==> flow/design.v <==
module URP_PCIE_CRC32_GEN
#(
    parameter   DATA_WIDTH              = 224,
    parameter   CRC_WIDTH               = 32
)
(
    input   wire    [DATA_WIDTH-1:0]    data_i,
    output  logic   [CRC_WIDTH-1:0]     checksum_o
);
    logic           [DATA_WIDTH-1:0]    dividend;
    logic           [CRC_WIDTH-1:0]     crc_temp;
    always_comb begin
        dividend                            = data_i;
        crc_temp                            = 32'h00000000;
        for (int unsigned i = 0; i < DATA_WIDTH; i = i + 1) begin
            if (crc_temp[CRC_WIDTH-1] != dividend[DATA_WIDTH-1]) begin
                crc_temp                        = (crc_temp << 1) ^ 32'h814141AB;
            end 
            else begin
                crc_temp                        = crc_temp << 1;
            end
            dividend                            = dividend << 1;
        end
    end
    assign  checksum_o                  = crc_temp;   
endmodule
module URP_PCIE_RX_DATA_LINK_LAYER (
    input   logic                   clk,
    input   logic                   rst_n,
    input   logic   [267:0]         tlp_data_i,  
    input   logic                   tlp_data_valid_i,  
    output  logic                   tlp_data_ready_o,  
    output  logic   [31:0]          dllp_o,  
    output  logic                   dllp_valid_o,  
    input   logic                   dllp_read_i,  
    output  logic   [223:0]         tlp_data_o,  
    output  logic                   tlp_data_valid_o,  
    input   logic                   tlp_data_ready_i  
);
    logic [31:0]                lcrc_computed;       
    logic [31:0]                lcrc_received;       
    logic                       lcrc_valid;          
    logic [11:0]                sequence_number;     
    logic [11:0]                sequence_expected;   
    logic                       nak_scheduled_flag; 
    logic                       ack_scheduled_flag;
    logic [31:0]                dllp_data_gen;       
    logic lcrc_valid_o;
    logic [267:0] tlp_data_with_crc;
    logic [235:0] tlp_data_no_crc;
    logic [223:0] tlp_data_reg;
    logic valid;
    URP_PCIE_CRC32_GEN #(
        .DATA_WIDTH(236),   
        .CRC_WIDTH(32)      
    ) lcrc_gen (
        .data_i(tlp_data_i[267:32]),  
        .checksum_o(lcrc_computed)                     
    );
    always_comb begin
        lcrc_valid = 1'b1;
        lcrc_received = tlp_data_i[31:0];   
        if (lcrc_computed == lcrc_received) begin
            lcrc_valid = 1'b1;  
        end else begin
            lcrc_valid = 1'b0;
        end
    end
    always_ff @(posedge clk or negedge rst_n) begin
        if (!rst_n) begin
            sequence_expected <= 12'b0;   
            ack_scheduled_flag <= 1'b0;  
            nak_scheduled_flag <= 1'b0;  
            tlp_data_reg <= 223'b0;
            valid <= 1'b0;
            sequence_number <= 12'b0;
        end else if ( tlp_data_valid_i == lcrc_valid ) begin
            sequence_number = tlp_data_i[267:256];  
            if (sequence_number > sequence_expected) begin
                nak_scheduled_flag <= 1'b1;   
                ack_scheduled_flag <= 1'b0;   
                valid <= 1'b0;
            end else if (sequence_number < sequence_expected) begin
                nak_scheduled_flag <= 1'b0;   
                ack_scheduled_flag <= 1'b1;   
                valid <= 1'b1;
            end else if(sequence_number == sequence_expected) begin  
                tlp_data_reg <= tlp_data_i[255:32];
                valid <= 1'b1;
                sequence_expected <= sequence_expected + 1;  
            end
        end
    end
    always_ff @(posedge clk or negedge rst_n) begin
        if (!rst_n) begin
            dllp_data_gen <= 32'd0;
            dllp_valid_o <= 1'b0;
        end else if (tlp_data_valid_i && lcrc_valid) begin
            if (ack_scheduled_flag) begin  
                dllp_data_gen <= {20'b0,sequence_expected-1};  
                dllp_valid_o <= 1'b1;  
            end else if (nak_scheduled_flag) begin  
                dllp_data_gen <= {3'b0, 1'b1, 16'b0, sequence_expected};  
                dllp_valid_o <= 1'b1;  
            end else begin  
                dllp_valid_o <= 1'b0;  
            end
        end
    end
    assign tlp_data_o = tlp_data_reg;   
    assign tlp_data_valid_o = tlp_data_valid_i && lcrc_valid && valid;  
    assign tlp_data_ready_o = tlp_data_ready_i;  
    assign dllp_o = dllp_data_gen;
endmodule
export LEC_CHECK = 0
export CAP_MARGIN = 35
export CORE_MARGIN = 2
export CORE_UTILIZATION = 58
export CTS_CLUSTER_DIAMETER = 270
export HOLD_SLACK_MARGIN = 0.3
export SETUP_SLACK_MARGIN = -1.63
export SLEW_MARGIN = 20
export TNS_END_PERCENT = 5
create_clock -name core_clock -period 21.1 [get_ports {clk}]
run.sh (not shown) runs the stock make flow with config.mk's settings and CLKGATE_MAP_FILE=.
The first run completed, yet does not pass: negative setup slack.
Edit:
CAP_MARGIN = 20   (was 35)
CTS_CLUSTER_DIAMETER = default   (was 270)
HOLD_SLACK_MARGIN = default   (was 0.3)
SETUP_SLACK_MARGIN = default   (was -1.63)
TNS_END_PERCENT = default   (was 5)
clock period = 20.3 ns   (was 21.1 ns; I/O delays follow)
After rerunning:
- The new run finished but failed the layout checks on negative setup slack
- sequential share of layout area falls by 0.34 points
- via count rises by 1.9%
- worst setup slack degrades by 0.47 ns
Edit:
ABC_AREA = 1   (was default)
CORE_UTILIZATION = 53   (was 58)
HOLD_SLACK_MARGIN = 0.05   (was default)
PLACE_DENSITY = 0.54   (was default)
clock period = 29.0 ns   (was 20.3 ns; I/O delays follow)
Effect: The changed run finished with negative setup slack left; clock-buffer cell count climbs by 2; worst hold slack barely changes; critical path depth climbs by 208; global-route usage drops by 2.3 points; routed wire length climbs by about 22%; worst setup slack gets worse by 6.9 ns; clock skew drops by 0.0054 ns; synthesized area drops by about 0.7%; final area climbs by about 11%; die area climbs by 8.5%; sequential cell count stays the same.
